## alpha
==> flow/design.v (excerpt) <==
module cpu#(
  parameter CLOCK_HZ = 27_000_000
) (
  input  rst,
  input  clk,
  input  irq,
  output dmem_ren,  
  output dmem_wen,  
  output dmem_byt,  
  output [14-1:0] dmem_addr,
  input  [15:0] dmem_rdata,  
  output [15:0] dmem_wdata,  
  output pmem_wenh, pmem_wenl,
  output [14-1:0] pmem_addr,
  input  [17:0] pmem_rdata,  
  output [17:0] pmem_wdata   
);
For scale: ~4,500 cells after synthesis, ~600 flip-flops, ~100 I/O pins, roughly 38,000 um^2 of cells after synthesis.
Settings: LEC_CHECK=0, CAP_MARGIN=20, CELL_PAD_IN_SITES_DETAIL_PLACEMENT=1, CORE_MARGIN=2, CORE_UTILIZATION=49, GPL_TIMING_DRIVEN=0, SLEW_MARGIN=20; clock period 11.5 ns.
run.sh (not shown) runs the stock make flow with config.mk's settings and CLKGATE_MAP_FILE=.
Finished, but not clean: alpha, with negative setup slack.
Edits applied to the flow inputs when going from alpha to beta:
# alpha
export LEC_CHECK = 0
export CAP_MARGIN = 20
export CELL_PAD_IN_SITES_DETAIL_PLACEMENT = 1
export CORE_MARGIN = 2
export CORE_UTILIZATION = 49
export GPL_TIMING_DRIVEN = 0
export SLEW_MARGIN = 20
create_clock -name core_clock -period 11.5 [get_ports {clk}]
# beta
export LEC_CHECK = 0
export CAP_MARGIN = 20
export CORE_MARGIN = 2
export CORE_UTILIZATION = 17
export SLEW_MARGIN = 20
create_clock -name core_clock -period 13.7 [get_ports {clk}]
--- outcome ---
- beta: PASS, flow complete, no timing, DRC or antenna violations
- beta vs alpha, top metal layer carrying routed signals: met4 vs met5
- Detailed-routed wire length on met3 was higher in alpha than in beta.
- Summary of beta over alpha: worst hold slack now larger, clock share of power now larger, total clock buffers created by CTS now smaller.
- Going from alpha to beta, overall power of the completed layout decreased by 37% relative to the old numbers, largest vdd supply drop decreased by 78% relative to the old numbers, cell count increased by 1,534 relative to the old numbers.

run 1:
cpu again, from the RTL that the note above started with.
Settings: LEC_CHECK=0, CAP_MARGIN=15, CORE_MARGIN=2, CORE_UTILIZATION=70, CTS_CLUSTER_DIAMETER=36, CTS_CLUSTER_SIZE=35, PLACE_DENSITY=0.65, SETUP_SLACK_MARGIN=1.75, SLEW_MARGIN=20; clock period 6.24 ns.
Status(run 1) = ERROR, stage = global routing
diff inputs: run 1 => run 2
==> flow/config.mk <==
export PLATFORM = sky130hd
export DESIGN_NAME = cpu
export DESIGN_NICKNAME = cpu
export VERILOG_FILES = /design/flow/design.v
export SDC_FILE = /design/flow/constraint.sdc
export NUM_CORES = 4
export LEC_CHECK = 0
export CAP_MARGIN = 10
export CELL_PAD_IN_SITES_DETAIL_PLACEMENT = 2
export CORE_ASPECT_RATIO = 1.0
export CORE_MARGIN = 8
export CORE_UTILIZATION = 41
export GPL_ROUTABILITY_DRIVEN = 0
export MAX_ROUTING_LAYER = met4
export PLACE_DENSITY_LB_ADDON = 0.09
export SLEW_MARGIN = 20
export TNS_END_PERCENT = 80
==> flow/constraint.sdc <==
create_clock -name core_clock -period 17.4 [get_ports {clk}]
set_input_delay 3.4800 -clock core_clock [delete_from_list [all_inputs] [get_ports {clk}]]
set_output_delay 3.4800 -clock core_clock [all_outputs]
set_load 0.01 [all_outputs]
### Flow results
Of run 1 and run 2, only run 1 fails to finish with a clean layout. Reported for run 1 and run 2, count of pins on the block boundary turned out identical to the last digit. In terms of number of flops mapped to enable cells by yosys, run 2 and run 1 differ only marginally. Instance area at placement (higher): run 1. Per the comparison of run 2 with run 1, mean post-synth cell area ~0 delta; die footprint +83%. Summed standard-cell area reported by yosys: run 2 vs run 1 identical. Run 2 vs run 1: number of buffers inserted during clock tree synthesis down. As far as area fraction in and, or, nand and nor cells goes, run 2 and run 1 are indistinguishable; the numbers are identical.
[inputs] run 3 vs run 2
==> flow/config.mk <==
export PLATFORM = sky130hd
export DESIGN_NAME = cpu
export DESIGN_NICKNAME = cpu
export VERILOG_FILES = /design/flow/design.v
export SDC_FILE = /design/flow/constraint.sdc
export NUM_CORES = 4
export LEC_CHECK = 0
export CAP_MARGIN = 20
export CORE_MARGIN = 2
export CORE_UTILIZATION = 40
export SETUP_SLACK_MARGIN = 0.68
export SLEW_MARGIN = 20
==> flow/constraint.sdc <==
create_clock -name core_clock -period 11.2 [get_ports {clk}]
set_input_delay 2.2400 -clock core_clock [delete_from_list [all_inputs] [get_ports {clk}]]
set_output_delay 2.2400 -clock core_clock [all_outputs]
set_load 0.01 [all_outputs]
Notes after the runs:
The length of routed met3 wiring of run 3 is lower than that of run 2.
Diff run 2 -> run 3 | net switching component of the power | increase of 56%
Run 3: chip area lower than run 2
Changes observed in run 3 relative to run 2: final cell utilization of the core increased by 1.8 points relative to the old numbers; maximum single-stage delay on the critical path decreased by 320 ps relative to the old numbers.
Of run 3 and run 2, the run reporting the higher proportion of power drawn by flip-flops and latches was run 2.
On die span in y: run 3 sits below run 2.
What run 4 does differently from run 3 at the input level:
--- a/flow/config.mk
+++ b/flow/config.mk
@@ -9,4 +9,4 @@
 export CORE_MARGIN = 2
-export CORE_UTILIZATION = 40
-export SETUP_SLACK_MARGIN = 0.68
+export CORE_UTILIZATION = 53
+export CTS_CLUSTER_SIZE = 94
 export SLEW_MARGIN = 20
==> flow/constraint.sdc <==
create_clock -name core_clock -period 10.3 [get_ports {clk}]
set_input_delay 2.0600 -clock core_clock [delete_from_list [all_inputs] [get_ports {clk}]]
set_output_delay 2.0600 -clock core_clock [all_outputs]
set_load 0.01 [all_outputs]
## What came out
Every run in run 4 and run 3 closed cleanly, with the single exception of run 4. Lower tap cell count was reported by run 4, not run 3. Diff run 4 and run 3: tally of non-filler cells in the final layout higher in run 3. Final weighted congestion of routability-driven global placement, run 4 and run 3, lower one = run 3. insn[17] as the worst setup path startpoint was reported by run 3, and insn[16] by run 4. First-pass GRT wire length for run 4 is lower than for run 3.
Input-level comparison between run 5 and run 4:
--- a/flow/config.mk
+++ b/flow/config.mk
@@ -8,5 +8,11 @@
 export CAP_MARGIN = 20
+export CELL_PAD_IN_SITES_DETAIL_PLACEMENT = 2
 export CORE_MARGIN = 2
-export CORE_UTILIZATION = 53
-export CTS_CLUSTER_SIZE = 94
+export CORE_UTILIZATION = 49
+export GPL_ROUTABILITY_DRIVEN = 0
+export GPL_TIMING_DRIVEN = 0
+export HOLD_SLACK_MARGIN = 0.09
+export MIN_ROUTING_LAYER = met2
+export PLACE_DENSITY = 0.46
+export SETUP_SLACK_MARGIN = 3.14
 export SLEW_MARGIN = 20
==> flow/constraint.sdc <==
create_clock -name core_clock -period 11.5 [get_ports {clk}]
set_input_delay 2.3000 -clock core_clock [delete_from_list [all_inputs] [get_ports {clk}]]
set_output_delay 2.3000 -clock core_clock [all_outputs]
set_load 0.01 [all_outputs]
Notes after the runs:
Run 5 got as far as detailed placement, where a tool error ended the run. Between run 5 and run 4, die extent in y is higher for run 5, run 4 comes in under that. As far as share of synthesized area spent on multiplexers goes, run 4 and run 5 are indistinguishable; the numbers are identical. From run 4 to run 5, post-synth design cell area did not move at all. Comparing chip footprint for run 5 and run 4, the bigger number came from run 5.

== run A ==
cpu again, from the RTL that the note above started with.
clock: 10.6 ns
lec_check: 0
cap_margin: 20
cell_pad_in_sites_detail_placement: 2
cell_pad_in_sites_global_placement: 1
core_margin: 4
core_utilization: 36
max_routing_layer: met4
place_density_lb_addon: 0.18
setup_slack_margin: 0.86
slew_margin: 25
To summarise run A: no stage aborted, but the layout did not pass its checks, failing on negative setup slack.
[inputs] run B vs run A
Settings: an added GPL_ROUTABILITY_DRIVEN of 1; a change of CAP_MARGIN from 20 to 10; an added TNS_END_PERCENT of 80; a change of SLEW_MARGIN from 25 to 20; an added CTS_CLUSTER_DIAMETER of 333; a change of CELL_PAD_IN_SITES_DETAIL_PLACEMENT from 2 to 0; a deleted CELL_PAD_IN_SITES_GLOBAL_PLACEMENT that had been 1; an added CORE_ASPECT_RATIO of 1.0; a deleted PLACE_DENSITY_LB_ADDON that had been 0.18; a change of CORE_MARGIN from 4 to 2; a change of SETUP_SLACK_MARGIN from 0.86 to 2.22; a change of CORE_UTILIZATION from 36 to 70; an added HOLD_SLACK_MARGIN of -0.08; a change of the clock period (ns, I/O delays scaled along) from 10.6 to 9.0.
==> results <==
Nothing crashed in run B and all stages finished; the problem is that the final layout failed, the offending checks being negative setup slack.
Met1 layer wirelength in the final routing: run B < run A
Power density relative to cell area | run B above run A
Of run A and run B, the run reporting the lower detailed route wirelength on metal2 was run B.
Relative to run B, the following input files were edited for run C:
Settings: changing CORE_UTILIZATION from 70 to 66; changing SLEW_MARGIN from 20 to 25; changing CAP_MARGIN from 10 to 25; removing CELL_PAD_IN_SITES_DETAIL_PLACEMENT (formerly 0); removing CORE_ASPECT_RATIO (formerly 1.0); removing TNS_END_PERCENT (formerly 80); setting PLACE_DENSITY_LB_ADDON to 0.2 for the first time; setting CELL_PAD_IN_SITES_GLOBAL_PLACEMENT to 1 for the first time; setting ABC_AREA to 1 for the first time; changing CTS_CLUSTER_DIAMETER from 333 to 309; changing CORE_MARGIN from 2 to 9; removing HOLD_SLACK_MARGIN (formerly -0.08); changing GPL_ROUTABILITY_DRIVEN from 1 to 0; removing SETUP_SLACK_MARGIN (formerly 2.22); changing the clock period (ns, I/O delays scaled along) from 9.0 to 11.5.
==> results <==
- The flow ended early for run C: it failed with a tool error in 3_1_place_gp_skip_io.
- Total cells reported by yosys after synthesis (higher): run C
- Number of enable-type register cells in the synthesized netlist: run B vs run C, no meaningful difference
- A main logic family after synthesis of AND-OR/OR-AND gates is what run C shows, while simple AND/OR/NAND/NOR gates belongs to run B.
- Number of rows created at floorplan: run B and run C compared, higher one is run C
- Number of library cell types mapped by synthesis, run B and run C, lower one = run C.
- There was hardly any difference in adder-cell area share of the yosys netlist between run B and run C.
- | post-synthesis instance area | run C vs run B | worse |
- Run C ends up with higher vertical die dimension than run B does.
- Across both runs, die outline width was higher for run C than for run B.
- Run C vs run B on total nets after synthesis: run C is the higher one.
- Run C vs run B: Yosys chip area up slightly
Power figures rest on the tool's default switching activity, not on a simulated workload.
